== run A ==
// processor
module processor
(
	input wire clk_i,
	input wire rst_i,
	input wire stall_i,
	output wire [31:0] addr_o,
	input wire [31:0] data_i,
	output wire [31:0] data_o,
	output wire [3:0] data_w_o,
	output wire [2:0] data_mode_o,
	input wire [7:0] extio_in,
	output wire [7:0] extio_out
);
For scale: about 4,800 cells after synthesis, ~830 flip-flops, roughly 120 I/O pins, about 0.054 mm^2 of cells after synthesis.
clock: 4.41 ns
lec_check: 0
cap_margin: 20
core_margin: 2
core_utilization: 72
cts_cluster_diameter: 28
cts_cluster_size: 32
place_density_lb_addon: 0.2
setup_slack_margin: 1.24
slew_margin: 40
run.sh (not shown) runs the stock make flow with config.mk's settings and CLKGATE_MAP_FILE=.
In the summary table, run A is marked failed, with error DPL-0033 raised in clock tree synthesis (4_1_cts).
## Diff of input files: run B against run A
Settings: PLACE_DENSITY_LB_ADDON: 0.2 -> unset; CTS_CLUSTER_DIAMETER: 28 -> unset; SLEW_MARGIN: 40 -> 20; SETUP_SLACK_MARGIN: 1.24 -> 0.75; CORE_UTILIZATION: 72 -> 68.
==> results <==
Run B: it failed with a tool error in global routing (5_1_grt), so there are no final results.
Half-perimeter wire length after detailed placement went up by a few percent going from run A to run B.
Run B vs run A: die boundary height up
Overall die area sits higher in run B than in run A.
Input-level comparison between run C and run B:
Settings: CORE_UTILIZATION now 48, was 68; SETUP_SLACK_MARGIN now 1.9, was 0.75; CTS_CLUSTER_SIZE no longer set, was 32; the clock period (ns, I/O delays scaled along) now 7.13, was 4.41.
==> results <==
[run C] flow finished | final checks: failed | reasons: max-capacitance violations, max-slew violations, negative setup slack. Between run B and run C, core box area increased. From run B to run C, post-synthesis share of cell area spent on xor and xnor gates did not move at all. Sort run B and run C by post-cts repair resize count, ascending, and run C comes first. Run C: number of buffers inserted to repair setup after CTS lower than run B. Max TritonCTS buffer count across run B and run C: run C. The total placed cells including tap cells of run C is higher than that of run B. Estimated wirelength of the detail-placed design was higher in the run labelled run B. Compared with run B, in run C worst slack at placement went up; placement row count went up. In run C, total placed instance area is lower than in run B. Comparing run B and run C, die area is lower on run B.
For run D, these inputs were changed with respect to run C:
Settings: MAX_ROUTING_LAYER: unset -> met4; SETUP_SLACK_MARGIN: 1.9 -> unset; CORE_UTILIZATION: 48 -> 66; the clock period (ns, I/O delays scaled along): 7.13 -> 8.4.
## What came out
- What ended run D was a tool error in global routing (5_1_grt); the run never finished.
- Run D against run C: total of cells resized after clock tree synthesis higher, post-CTS repair timing setup buffer count climbed 71%, register bit total from synthesis has remained practically unchanged.
- [compare] base=run C new=run D: floorplan core area fell 27%, worst setup slack after placement fell 0.20 ns, die area fell about 27%.
- Taking run C over run D, the number of cells after detailed placement ratio works out to 1.10.
The inputs of run E differ from those of run D as listed below.
Settings: CELL_PAD_IN_SITES_GLOBAL_PLACEMENT newly set to 1; CORE_UTILIZATION changed from 66 to 40; ABC_AREA newly set to 1; the clock period (ns, I/O delays scaled along) changed from 8.4 to 12.0.
## What came out
Number of placement rows (higher): run E
Having completed the whole flow, run E delivered a layout that passed the timing, DRC and antenna checks.
Taking run D as the reference point, the synthesized area per cell of run E falls by 33%.
Going from run D to run E, placeable core region has increased; chip area grew by 68%; number of gates resized after CTS lost 308; instance tally after logic synthesis climbed about 50%.
Diff run D -> run E: number of placed instances, taps included went up, number of buffers inserted by post-CTS setup repair went down, netlist area before placement went up, total cell area reported by yosys after synthesis went up, die width went up.

========
## build 96
Starting RTL as in the previous note.
## processor
module processor
(
	input wire clk_i,
	input wire rst_i,
	input wire stall_i,
	output wire [31:0] addr_o,
	input wire [31:0] data_i,
	output wire [31:0] data_o,
	output wire [3:0] data_w_o,
	output wire [2:0] data_mode_o,
	input wire [7:0] extio_in,
	output wire [7:0] extio_out
);
	wire stall_cpu; wire mwait_cpu; wire irq_cpu; wire irq_ack_cpu; wire exception_cpu; wire data_b_cpu; wire data_h_cpu; wire data_access_cpu;
	wire [31:0] irq_vector_cpu; wire [31:0] inst_addr_cpu; wire [31:0] inst_in_cpu; wire [31:0] data_addr_cpu; wire [31:0] data_in_cpu; wire [31:0] data_out_cpu;
	wire [3:0] data_w_cpu;
	assign data_mode_o = {data_b_cpu,data_h_cpu,data_access_cpu};
	datapath core
	(
		.clock(clk_i),
		.reset(rst_i),
		.stall(stall_cpu),
		.mwait(mwait_cpu),
		.irq_vector(irq_vector_cpu),
		.irq(irq_cpu),
		.irq_ack(irq_ack_cpu),
		.exception(exception_cpu),
		.inst_addr(inst_addr_cpu),
		.inst_in(inst_in_cpu),
		.data_addr(data_addr_cpu),
		.data_in(data_in_cpu),
		.data_out(data_out_cpu),
		.data_w(data_w_cpu),
		.data_b(data_b_cpu),
		.data_h(data_h_cpu),
		.data_access(data_access_cpu)
	);
	interrupt_controller int_control
	(
		.clock(clk_i),
		.reset(rst_i),
		.stall(stall_i),
		.stall_cpu(stall_cpu),
		.mwait_cpu(mwait_cpu),
		.irq_vector_cpu(irq_vector_cpu),
		.irq_cpu(irq_cpu),
		.irq_ack_cpu(irq_ack_cpu),
		.exception_cpu(exception_cpu),
		.inst_addr_cpu(inst_addr_cpu),
		.inst_in_cpu(inst_in_cpu),
		.data_addr_cpu(data_addr_cpu),
		.data_in_cpu(data_in_cpu),
  ...
export LEC_CHECK = 0
export CAP_MARGIN = 20
export CORE_MARGIN = 2
export CORE_UTILIZATION = 61
export CTS_CLUSTER_DIAMETER = 33
export GPL_ROUTABILITY_DRIVEN = 1
export MAX_ROUTING_LAYER = met5
export MIN_ROUTING_LAYER = met1
export PLACE_DENSITY = 0.62
export SETUP_SLACK_MARGIN = 1.72
export SLEW_MARGIN = 20
export TNS_END_PERCENT = 10
create_clock -name core_clock -period 6.61 [get_ports {clk_i}]
Status(build 96) = ERROR, stage = global routing (5_1_grt)
The following lists how build 44 was set up differently from build 96:
==> flow/config.mk <==
export PLATFORM = sky130hd
export DESIGN_NAME = processor
export DESIGN_NICKNAME = processor
export VERILOG_FILES = /design/flow/design.v
export SDC_FILE = /design/flow/constraint.sdc
export NUM_CORES = 4
export LEC_CHECK = 0
export CAP_MARGIN = 20
export CORE_MARGIN = 2
export CORE_UTILIZATION = 44
export SLEW_MARGIN = 20
==> flow/constraint.sdc <==
create_clock -name core_clock -period 8.89 [get_ports {clk_i}]
set_input_delay 1.7780 -clock core_clock [delete_from_list [all_inputs] [get_ports {clk_i}]]
set_output_delay 1.7780 -clock core_clock [all_outputs]
set_load 0.01 [all_outputs]
--- outcome ---
Higher number of setup buffers added after CTS was reported by build 96, not build 44.
Measured against each other, build 96 and build 44 differ in overall chip area, the higher figure coming from build 44.
Build 44: all stages done; final checks FAILED (negative setup slack).
Taking build 96 as the reference, in build 44 maximum level of the CTS H-tree shrank by 1; pre-CTS setup slack grew by 1.59 ns; total placed instance area shrank by 3.5%; post-synthesis instance total held steady.
